build 54:
==> flow/design.v <==
module std_fp_mult_pipe #(
    parameter WIDTH = 32,
    parameter INT_WIDTH = 16,
    parameter FRAC_WIDTH = 16,
    parameter SIGNED = 0
) (
    input  logic [WIDTH-1:0] left,
    input  logic [WIDTH-1:0] right,
    input  logic             go,
    input  logic             clk,
    input  logic             reset,
    output logic [WIDTH-1:0] out,
    output logic             done
);
  logic [WIDTH-1:0]          rtmp;
  logic [WIDTH-1:0]          ltmp;
  logic [(WIDTH << 1) - 1:0] out_tmp;
  logic done_buf[2:0];
  assign done = done_buf[2];
  assign out = out_tmp[(WIDTH << 1) - INT_WIDTH - 1 : WIDTH - INT_WIDTH];
  logic start;
  assign start = go & done_buf[0] == 0 & done_buf[1] == 0;
  always_ff @(posedge clk) begin
    if (start)
      done_buf[0] <= 1;
    else
      done_buf[0] <= 0;
  end
  always_ff @(posedge clk) begin
    if (go) begin
      done_buf[2] <= done_buf[1];
      done_buf[1] <= done_buf[0];
    end else begin
      done_buf[2] <= 0;
      done_buf[1] <= 0;
    end
  end
  always_ff @(posedge clk) begin
    if (reset) begin
      rtmp <= 0;
      ltmp <= 0;
      out_tmp <= 0;
    end else if (go) begin
      if (SIGNED) begin
        rtmp <= $signed(right);
        ltmp <= $signed(left);
        out_tmp <= $signed(
          { {WIDTH{ltmp[WIDTH-1]}}, ltmp} *
          { {WIDTH{rtmp[WIDTH-1]}}, rtmp}
        );
      end else begin
        rtmp <= right;
        ltmp <= left;
        out_tmp <= ltmp * rtmp;
      end
    end else begin
      rtmp <= 0;
      ltmp <= 0;
      out_tmp <= out_tmp;
    end
  end
endmodule
module std_fp_smult_pipe #(
    parameter WIDTH = 32,
    parameter INT_WIDTH = 16,
    parameter FRAC_WIDTH = 16
) (
    input  [WIDTH-1:0]              left,
    input  [WIDTH-1:0]              right,
    input  logic                    reset,
    input  logic                    go,
    input  logic                    clk,
    output logic [WIDTH-1:0]        out,
    output logic                    done
);
  std_fp_mult_pipe #(
    .WIDTH(WIDTH),
    .INT_WIDTH(INT_WIDTH),
    .FRAC_WIDTH(FRAC_WIDTH),
    .SIGNED(1)
  ) comp (
    .clk(clk),
    .done(done),
    .reset(reset),
    .go(go),
    .left(left),
    .right(right),
    .out(out)
  );
endmodule
Settings: LEC_CHECK=0, ABC_AREA=1, CAP_MARGIN=20, CORE_ASPECT_RATIO=0.5, CORE_MARGIN=2, CORE_UTILIZATION=72, CTS_CLUSTER_DIAMETER=193, CTS_CLUSTER_SIZE=96, SETUP_SLACK_MARGIN=0.27, SLEW_MARGIN=20; clock period 2.74 ns.
run.sh (not shown) runs the stock make flow with config.mk's settings and CLKGATE_MAP_FILE=.
Build 54 did not make it past global routing (5_1_grt), where a tool error ended it.
Inputs modified between build 54 and build 36:
Settings: changing CORE_UTILIZATION from 72 to 68; changing CTS_CLUSTER_SIZE from 96 to 39; removing CORE_ASPECT_RATIO (formerly 0.5); removing SETUP_SLACK_MARGIN (formerly 0.27); removing ABC_AREA (formerly 1); removing CTS_CLUSTER_DIAMETER (formerly 193); changing the clock period (ns, I/O delays scaled along) from 2.74 to 5.72.
--- outcome ---
Final checks on build 36, whose flow otherwise completed, came back failing, citing negative setup slack.
In the tables for build 36 and build 54, number of buffers inserted by post-CTS setup repair reads higher with build 54.
On number of gates given a new drive strength after cts: build 36 sits below build 54.
The die of build 36 is smaller than the one used in build 54.
Higher initial core utilization was reported by build 54, not build 36.
Taking build 54 as the reference, in build 36 pre-CTS worst setup slack grew by 2.55 ns, global placement routability congestion shrank by about 5.5%.
What build 3 does differently from build 36 at the input level:
Settings: CTS_CLUSTER_SIZE: 39 -> unset; CTS_CLUSTER_DIAMETER: unset -> 93; SETUP_SLACK_MARGIN: unset -> 1.28; CORE_UTILIZATION: 68 -> 72; the clock period (ns, I/O delays scaled along): 5.72 -> 5.11.
==> comparison <==
- The global routing met3 resource utilization in build 3 sits 0.97 points above the value recorded for build 36.
- Build 3 finished every stage; the final checks, however, were not passed, the failures being negative setup slack.
- Relative to build 36, worst path arrival time increased by 0.18 ns in build 3.
- [compare] base=build 36 new=build 3: global router's overall resource usage now larger; fraction of area in multi-input gates now larger.
- Build 3 vs. build 36: overall routed net length has increased, number of nets at the end of the flow has decreased, detailed-route wire length per cell has increased, count of placed standard cells in the final layout, fillers left out has decreased.
- Build 3 vs. build 36: minimum setup slack after placement went down by 0.51 ns; utilization of the core after routing went up by 4.9 points.
### build 3 -> build 45
Settings: SETUP_SLACK_MARGIN now -0.5, was 1.28; HOLD_SLACK_MARGIN now -0.09, previously not set; CTS_CLUSTER_DIAMETER no longer set, was 93; PLACE_DENSITY now 0.65, previously not set; the clock period (ns, I/O delays scaled along) now 6.2, was 5.11.
### Flow results
- Build 45 finished all stages; however, its layout fails the closing checks, the failures being negative setup slack.
- Between build 45 and build 3, it is build 45 whose final weighted congestion in routability-driven placement is higher, by 3.6%.
- The number of fill cells number comes out lower for build 45 vs build 3.
- | placed cell count | build 45 vs build 3 | ≈ equal |
[inputs] build 85 vs build 45
Settings: HOLD_SLACK_MARGIN removed (was -0.09); PLACE_DENSITY changed from 0.65 to 0.36; CTS_CLUSTER_DIAMETER newly set to 142; SETUP_SLACK_MARGIN removed (was -0.5); the clock period (ns, I/O delays scaled along) changed from 6.2 to 7.02.
Findings:
Of build 85 and build 45, not a single run came through the flow clean.
Build 85 vs. build 45: portion of the clock cycle consumed by the worst path in the final layout went down by 13 points.
Looking at critical path depth in cells, build 85 sits 4.5% higher than build 45 does.
Sort build 85 and build 45 by core occupancy in the finished layout desc -> top: build 45
Status: clock-pin slew on the worst setup and hold paths parity (build 45, build 85)
Route | build 85 vs build 45 | wire shorter in build 85
Run comparison: build 85 worst setup path startpoint comp.rtmp[5]; build 45 worst setup path startpoint comp.ltmp[7]
Relative to build 85, the following input files were edited for build 16:
Settings: an added TNS_END_PERCENT of 5; an added CTS_CLUSTER_SIZE of 96; a deleted PLACE_DENSITY that had been 0.36; a change of CTS_CLUSTER_DIAMETER from 142 to 175; a change of the clock period (ns, I/O delays scaled along) from 7.02 to 6.75.
--- outcome ---
Build 16: all stages done; final checks FAILED (negative setup slack). Count of placed standard cells including taps sits higher in build 16 than in build 85. Relative to build 85, the critical path's largest stage delay of build 16 is lower by 0.13 ns. | global-route wire length before repair | build 16 vs build 85 | worse |. Going from build 85 to build 16, actual transition at the worst max-transition pin lost 0.016 ns; non-clock buffer total of the final layout shows an increase of about 1.6%. Length of the first detailed-routing pass in iterations: build 85 and build 16 compared, higher one is build 16.

========
## sierra
Starts from the design.v that is shown in full above.
clock: 7.5 ns
lec_check: 0
abc_area: 0
cap_margin: 20
cell_pad_in_sites_detail_placement: 2
cell_pad_in_sites_global_placement: 0
core_margin: 9
core_utilization: 26
cts_cluster_size: 53
gpl_timing_driven: 0
max_routing_layer: met4
slew_margin: 20
tns_end_percent: 25
sierra had finished all stages when the layout checks came back failing, citing negative setup slack.
--- input diff sierra..quartz ---
Settings: CORE_UTILIZATION: 26 -> 72; PLACE_DENSITY: unset -> 0.67; TNS_END_PERCENT: 25 -> unset; MAX_ROUTING_LAYER: met4 -> unset; ABC_AREA: 0 -> unset; SETUP_SLACK_MARGIN: unset -> 0.9; CELL_PAD_IN_SITES_GLOBAL_PLACEMENT: 0 -> unset; GPL_TIMING_DRIVEN: 0 -> unset; CTS_CLUSTER_SIZE: 53 -> unset; CAP_MARGIN: 20 -> 0; CELL_PAD_IN_SITES_DETAIL_PLACEMENT: 2 -> unset; CORE_MARGIN: 9 -> 2.
## What came out
Although it ran to completion, sierra produced a layout that fails the final checks because of negative setup slack.
quartz completed; timing, DRC and antenna clean
Comparing quartz with sierra, the areal power density over the cells came out essentially unchanged.
Compared to sierra, quartz was floorplanned on a smaller die.
Summary of quartz over sierra: relative contribution of sequential cells to total power fell 0.3 points; design area now smaller; logic share of the area rose by 1.4 points; final-layout clock buffer total now sits lower.
Taking sierra as the reference, in quartz part of the cycle the worst path needs fell 6.4 points; maximum frequency rose 8.2 MHz; via count fell about 5%.
The end point of the critical path comes out comp.out_tmp[43]$_SDFFE_PP0P_ in one run and comp.out_tmp[47]$_SDFFE_PP0P_ in the other, namely in quartz and sierra respectively.
For raven, these inputs were changed with respect to quartz:
Settings: SETUP_SLACK_MARGIN changed from 0.9 to -0.45; CTS_CLUSTER_DIAMETER newly set to 105; the clock period (ns, I/O delays scaled along) changed from 7.5 to 6.25.
==> results <==
- Finished, but not clean: raven, with negative setup slack.
- raven ended with more final standard cell count with taps included and fillers excluded than quartz.
- The run showing the greater non-clock buffer count is raven.
- From quartz to raven the numbers moved as follows: area added between synthesis and finish higher; proportion of cell area occupied by registers now smaller.
Here is what was changed in the inputs of onyx compared with raven.
Settings: CTS_CLUSTER_DIAMETER no longer set, was 105; CAP_MARGIN now 20, was 0; CORE_UTILIZATION now 40, was 72; SETUP_SLACK_MARGIN no longer set, was -0.45; PLACE_DENSITY no longer set, was 0.67; the clock period (ns, I/O delays scaled along) now 7.37, was 6.25.
### Flow results
onyx: done, clean on timing, DRC and antenna. raven had finished all stages when the layout checks came back failing, citing negative setup slack. onyx vs. raven: overall power consumption went down by about 25%. Delta (onyx minus raven): final setup violation count went down by 32, routed via count decreased by 2772 relative to the old numbers, largest net degree at the start of global routing rose 3, highest fanout seen on the critical path went down by 13, highest achievable clock rate climbed 2.4%. onyx vs raven, instance count: onyx higher. onyx against raven: final area decreased by 3.6% relative to the old numbers, summed negative setup slack over all endpoints increased by 24730 ps relative to the old numbers, cell depth of the worst setup path increased by 1 relative to the old numbers, standby leakage power decreased by 5.4% relative to the old numbers.
diff inputs: onyx => ember
Settings: SETUP_SLACK_MARGIN: unset -> 1.07; CTS_CLUSTER_DIAMETER: unset -> 55; CORE_UTILIZATION: 40 -> 68; the clock period (ns, I/O delays scaled along): 7.37 -> 7.5.
Notes after the runs:
- onyx reached the end of the flow, and the finished layout is clean on the timing, design-rule and antenna checks.
- ember completed; timing, DRC and antenna clean
- ember vs onyx, highest metal layer with signal wires: met5 vs met4
- Against onyx, ember comes in 0.83 points lower on portion of the clock cycle consumed by the worst path in the final layout.
- Diff onyx -> ember: part of the total power dissipated in the clock network decreased 0.7 points, number of filler cells placed in the layout went down by 4809.
## Diff of input files: nickel against ember
Settings: swapping 55 for 142 in CTS_CLUSTER_DIAMETER; swapping 68 for 40 in CORE_UTILIZATION; putting TNS_END_PERCENT at 95 where nothing was set; putting CTS_CLUSTER_SIZE at 62 where nothing was set; putting ABC_AREA at 1 where nothing was set; clearing SETUP_SLACK_MARGIN, which used to be 1.07.
Notes after the runs:
Taking ember as the reference, in nickel met1 capacity usage during global routing -23 points, share of cell area taken by multi-input logic gates -3.6 points, combinational power -19%.
The higher global routing met2 resource utilization came out of ember.
The core utilization in nickel sits 37 points below the value recorded for ember.
Going from ember to nickel, count of inverters other than clock inverters in the layout grew by more than half.
[diff] wire length, nickel relative to ember: improvement
Diff ember -> nickel: wire length on met1 went up, setup slack of the worst register-to-register path did not really move.
Power and IR drop assume default switching activity.
